Design b58_cliky, start of the top module:
module b58_cliky
	(
		CLOCK_50,						 
    KEY,
    SW,
    HEX0, HEX1, HEX2, HEX3, HEX4, HEX5, HEX6, HEX7,
		PLOT_X,
		PLOT_Y,
		PLOT_COLOUR,
		PLOT_EN
	);
export LEC_CHECK = 0
export CAP_MARGIN = 20
export CORE_MARGIN = 2
export CORE_UTILIZATION = 72
export CTS_CLUSTER_DIAMETER = 32
export PLACE_DENSITY = 0.64
export SETUP_SLACK_MARGIN = 2.59
export SLEW_MARGIN = 20
create_clock -name core_clock -period 11.6 [get_ports {CLOCK_50}]
run.sh (not shown) runs the stock make flow with config.mk's settings and CLKGATE_MAP_FILE=.
The first run aborted during global routing, error ODB-0269.
==> next run, changes <==
- CORE_UTILIZATION: 72 -> 40
- CTS_CLUSTER_DIAMETER: 32 -> not set
- PLACE_DENSITY: 0.64 -> 0.6
- SETUP_SLACK_MARGIN: 2.59 -> not set
- clock period: 11.6 -> 16.0 ns (I/O delays scaled with it)
After rerunning: Now the flow completed with no timing, DRC or antenna violations; die size is higher by well over a third; synthesized cell count stays the same; area after synthesis does not change.
==> next run, changes <==
- CORE_UTILIZATION: 40 -> 52
- CTS_CLUSTER_SIZE: not set -> 92
- clock period: 16.0 -> 10.9 ns (I/O delays scaled with it)
What happened: The changed run passed the timing, design-rule and antenna checks; cell count is higher by 3.2%; total power is higher by 51%; final area is higher by 11%; routed wire length is higher by 4.7%; die size is lower by 23%; clock-buffer cell count is lower by 5; global-route usage is higher by 7.3 points; worst setup slack loses 1.0 ns; core utilization is higher by 19 points; sequential share of layout area is lower by 2.1 points; fmax is higher by 39%.
==> next run, changes <==
- CORE_UTILIZATION: 52 -> 40
- CTS_CLUSTER_SIZE: 92 -> not set
- clock period: 10.9 -> 15.2 ns (I/O delays scaled with it)
Via count shrinks by a few percent.
Clock-buffer cell count grows by 7.
Global-route usage went down by 7.3 points.
Sequential power decreases by a quarter to a third.
Core utilization is lower by 19 points.
Routed wire length shrinks by a few percent.
Total power goes down by a quarter to a third.
Setup slack gains 0.67 ns.
Final area drops by roughly a tenth.
Flip-flop count stays the same.
==> next run, changes <==
- CORE_UTILIZATION: 40 -> 26
Clock skew decreases by 0.010 ns.
Worst setup slack improves by 0.52 ns.
Routed wire length came out lower by 1.9%.
Total power grows by 3.3%.
Sequential power hardly moves.

---

## job 101
b58_cliky again, from the RTL that the note above started with.
export LEC_CHECK = 0
export ABC_AREA = 0
export CAP_MARGIN = 20
export CELL_PAD_IN_SITES_GLOBAL_PLACEMENT = 0
export CORE_MARGIN = 2
export CORE_UTILIZATION = 65
export CTS_CLUSTER_DIAMETER = 57
export GPL_TIMING_DRIVEN = 1
export SETUP_SLACK_MARGIN = 2.44
export SLEW_MARGIN = 20
create_clock -name core_clock -period 9.03 [get_ports {CLOCK_50}]
In job 101 the implementation completed, yet the final layout does not meet the checks, the culprit being negative setup slack.
Here is what was changed in the inputs of job 102 compared with job 101.
Settings: a change of ABC_AREA from 0 to 1; a deleted SETUP_SLACK_MARGIN that had been 2.44; an added MAX_ROUTING_LAYER of met4; an added TNS_END_PERCENT of 40; a change of the clock period (ns, I/O delays scaled along) from 9.03 to 9.71.
### Flow results
The log for job 102 ends in global routing (5_1_grt) with error ODB-0269, so the run never completed. Synthesized cell count, job 102 vs job 101: up by more than 10%. The higher x dimension of the die came out of job 101. Compared job 102 vs job 101, and multiplexer share of the synthesized area is down in job 102. Xor and xnor area share after synthesis: higher on job 101. In job 102 relative to job 101, count of unique library cells instantiated by Yosys had gone down by more than a quarter. Comparing job 102 against job 101, there is no change at all in sink count of the clock tree. Job 101 -> job 102: total cell area at the placement stage decreased slightly. Post-synth area from yosys stat down 1.7% in job 102 wrt job 101. Diff job 101 -> job 102: area after synthesis has decreased; die size has decreased; number of buffers added by the clock tree synthesis step has increased.
What job 103 does differently from job 102 at the input level:
Settings: removing TNS_END_PERCENT (formerly 40); removing ABC_AREA (formerly 1); changing CORE_UTILIZATION from 65 to 58; removing MAX_ROUTING_LAYER (formerly met4); removing CTS_CLUSTER_DIAMETER (formerly 57); changing the clock period (ns, I/O delays scaled along) from 9.71 to 8.98.
Results
Although it ran to completion, job 103 produced a layout that fails the final checks because of negative setup slack.
Diff job 102 -> job 103: number of cells in the yosys synthesis report went down, number of register bits inferred by synthesis did not really move, routability congestion estimate from global placement went up, cell area after synthesis went up.
Compared with job 102, in job 103 number of core rows picked up an extra 6.5%; synthesized cell count lost 14%.
Changes observed in job 103 relative to job 102: core footprint increased by 14% relative to the old numbers; post-placement cell area now sits higher.
Looking at die area, job 103 sits 14% above job 102.
Job 102 vs job 103, dominant combinational cell family by area after synthesis: simple AND/OR/NAND/NOR gates vs AND-OR/OR-AND gates
When job 103 is measured against job 102, its synthesized chip area reported by yosys turns out 320 µm² higher.
> inputs changed (job 103 -> job 104)
Settings: CTS_CLUSTER_SIZE newly set to 38; CTS_CLUSTER_DIAMETER newly set to 30; ABC_AREA newly set to 1; CORE_UTILIZATION changed from 58 to 70; the clock period (ns, I/O delays scaled along) changed from 8.98 to 9.18.
[summary]
Comparing job 103 and job 104, the higher number of placed instances with taps included was measured on job 104. Note that the synthesized cell count recorded for job 103 amounts to 0.860 times the value seen in job 104. Between job 103 and job 104, post-synth area from yosys stat is higher for job 103, job 104 comes in under that. Delta (job 104 minus job 103): synthesis-stage register bit count stayed essentially flat, number of buffers between clock root and the deepest sink neither gained nor lost much, share of synthesized area occupied by flip-flops and latches has increased. Status(job 104) = ERROR, stage = global routing (5_1_grt). Between job 103 and job 104, the flow reports number of setup buffers added after CTS increasing by more than 100%. Taking job 103 as the reference, in job 104 count of hold-fix buffers inserted at cts was more or less identical; share of synthesized cell area in full adder, half adder and majority cells dropped 0.22 points; die outline area has decreased; synthesized area went down.

---

## build 94
Starting RTL as in the previous note.
// b58_cliky
module b58_cliky
	(
		CLOCK_50,						 
    KEY,
    SW,
    HEX0, HEX1, HEX2, HEX3, HEX4, HEX5, HEX6, HEX7,
		PLOT_X,
		PLOT_Y,
		PLOT_COLOUR,
		PLOT_EN
	);
	input			CLOCK_50;				 
	input   [9:0]   SW;
	input   [3:0]   KEY;
    output 	[6:0]   HEX0, HEX1, HEX2, HEX3, HEX4, HEX5, HEX6, HEX7;
	output	[7:0]	PLOT_X;
	output	[7:0]	PLOT_Y;
	output	[2:0]	PLOT_COLOUR;
	output			PLOT_EN;
   wire resetn;
   assign resetn = SW[0];
	wire [2:0] colour;
	wire [7:0] x;
        wire [7:0] y;
	wire writeEn;
	assign PLOT_X = x;
	assign PLOT_Y = y;
	assign PLOT_COLOUR = colour;
	assign PLOT_EN = writeEn;
   wire [2:0] next_square, curr_square;
   wire [6:0] next_colour;
   wire [2:0] curr_colour;
   wire [3:0] next_mode, curr_mode;
   wire [15:0] score, high_score;
   wire [3:0] lives;
   wire times_up, have_pressed, correct_answer;
   wire [9:0] squares_drawn;
   wire [19:0] current_state, next_state;
   wire [4:0] pressed_key;
   top_clicky top(
   		.clk(CLOCK_50),
   		.resetn(resetn),
   		.restart(SW[9]),
   		.key1(~KEY[3]), .key2(~KEY[2]), .key3(~KEY[1]), .key4(~KEY[0]),
   		.next_square(next_square), 
		.curr_square(curr_square),
   		.next_colour(next_colour), 
   		.curr_colour(curr_colour),
   		.next_mode(next_mode), 
   		.curr_mode(curr_mode),
   		.score(score),
  		.high_score(high_score),
  		.lives(lives),
  		.x(x), 
  		.y(y),  
  		.colour(colour),  
  		.times_up(times_up), 
  		.have_pressed(have_pressed), 
  		.correct_answer(correct_answer),
  		.squares_drawn(squares_drawn),
   		.current_state(current_state), 
   		.next_state(next_state),
   		.pressed_key(pressed_key),
   		.plot(writeEn)  
   		);
      hex_display score_1(
        .IN(score[3:0]),
        .OUT(HEX0)
      );
      hex_display score_2(
        .IN(score[7:4]),
  ...
Settings: LEC_CHECK=0, CAP_MARGIN=25, CELL_PAD_IN_SITES_DETAIL_PLACEMENT=1, CORE_ASPECT_RATIO=1.52, CORE_MARGIN=3, CORE_UTILIZATION=40, CTS_CLUSTER_SIZE=95, GPL_ROUTABILITY_DRIVEN=0, HOLD_SLACK_MARGIN=0.14, MAX_ROUTING_LAYER=met5, MIN_ROUTING_LAYER=met2, PLACE_DENSITY=0.6, SLEW_MARGIN=15, TNS_END_PERCENT=95; clock period 16.0 ns.
Build 94 finished every step from synthesis to the final layout, and the layout passed the timing, design-rule and antenna checks.
The inputs of build 4 differ from those of build 94 as listed below.
Settings: SLEW_MARGIN now 20, was 15; MIN_ROUTING_LAYER no longer set, was met2; PLACE_DENSITY now 0.66, was 0.6; CTS_CLUSTER_SIZE no longer set, was 95; CAP_MARGIN now 20, was 25; CORE_UTILIZATION now 69, was 40; CORE_ASPECT_RATIO no longer set, was 1.52; HOLD_SLACK_MARGIN no longer set, was 0.14; TNS_END_PERCENT no longer set, was 95; GPL_ROUTABILITY_DRIVEN no longer set, was 0; MAX_ROUTING_LAYER no longer set, was met5; CELL_PAD_IN_SITES_DETAIL_PLACEMENT no longer set, was 1; CORE_MARGIN now 2, was 3; the clock period (ns, I/O delays scaled along) now 10.3, was 16.0.
### Flow results
Although it ran to completion, build 4 produced a layout that fails the final checks because of negative setup slack.
Higher final period demand of the worst path among build 94 and build 4: build 94
In build 4, the sequential share of layout area came out 2.6 points below the value in build 94.
Final-layout clock-cell area share: build 4 < build 94
In build 4 the overall die height turned out 38% lower than in build 94.
Build 4 ends up with a wire length that is about 3.5% lower than in build 94.
Edits applied to the flow inputs when going from build 4 to build 58:
Settings: a change of CORE_UTILIZATION from 69 to 59; a deleted PLACE_DENSITY that had been 0.66; an added SETUP_SLACK_MARGIN of 3.06; a change of the clock period (ns, I/O delays scaled along) from 10.3 to 11.3.
==> comparison <==
Build 58 closes out successfully: all stages finished, all timing, DRC and antenna checks passed.
Build 58 vs. build 4: number of max-cap violations saw little to no change, die size saw an increase.
Taking build 4 as the reference point, the worst path buffer plus inverter count of build 58 rises by 1.
Compared with build 4, build 58 shows routed wire length lower by 2.2 mm.
Compared with build 4, build 58 shows a part of the total power dissipated in the clock network that is 3.1 points higher.
Post-route minimum period sits lower in build 58 than in build 4.
The following lists how build 10 was set up differently from build 58:
Settings: changing CORE_UTILIZATION from 59 to 72; setting PLACE_DENSITY to 0.6 for the first time; removing SETUP_SLACK_MARGIN (formerly 3.06); setting TNS_END_PERCENT to 20 for the first time; setting ABC_AREA to 1 for the first time; setting CTS_CLUSTER_SIZE to 93 for the first time.
[summary]
Complete run, failing final checks: build 10, reason negative setup slack.
Between build 58 and build 10, final critical-path required period increased.
Compared with build 58, build 10 shows filler-free cell count of the finished design higher by 286.
Going from build 58 to build 10, the count of plain and timing-repair buffers was found to have gone down by 154.
The standard cell with the maximum stage delay on the critical path comes out dfxtp_2 in one run and or4_4 in the other, namely in build 10 and build 58 respectively.
Looking at clock share of power across build 58 and build 10, the one that comes out higher is build 58.
Power figures rest on the tool's default switching activity, not on a simulated workload.
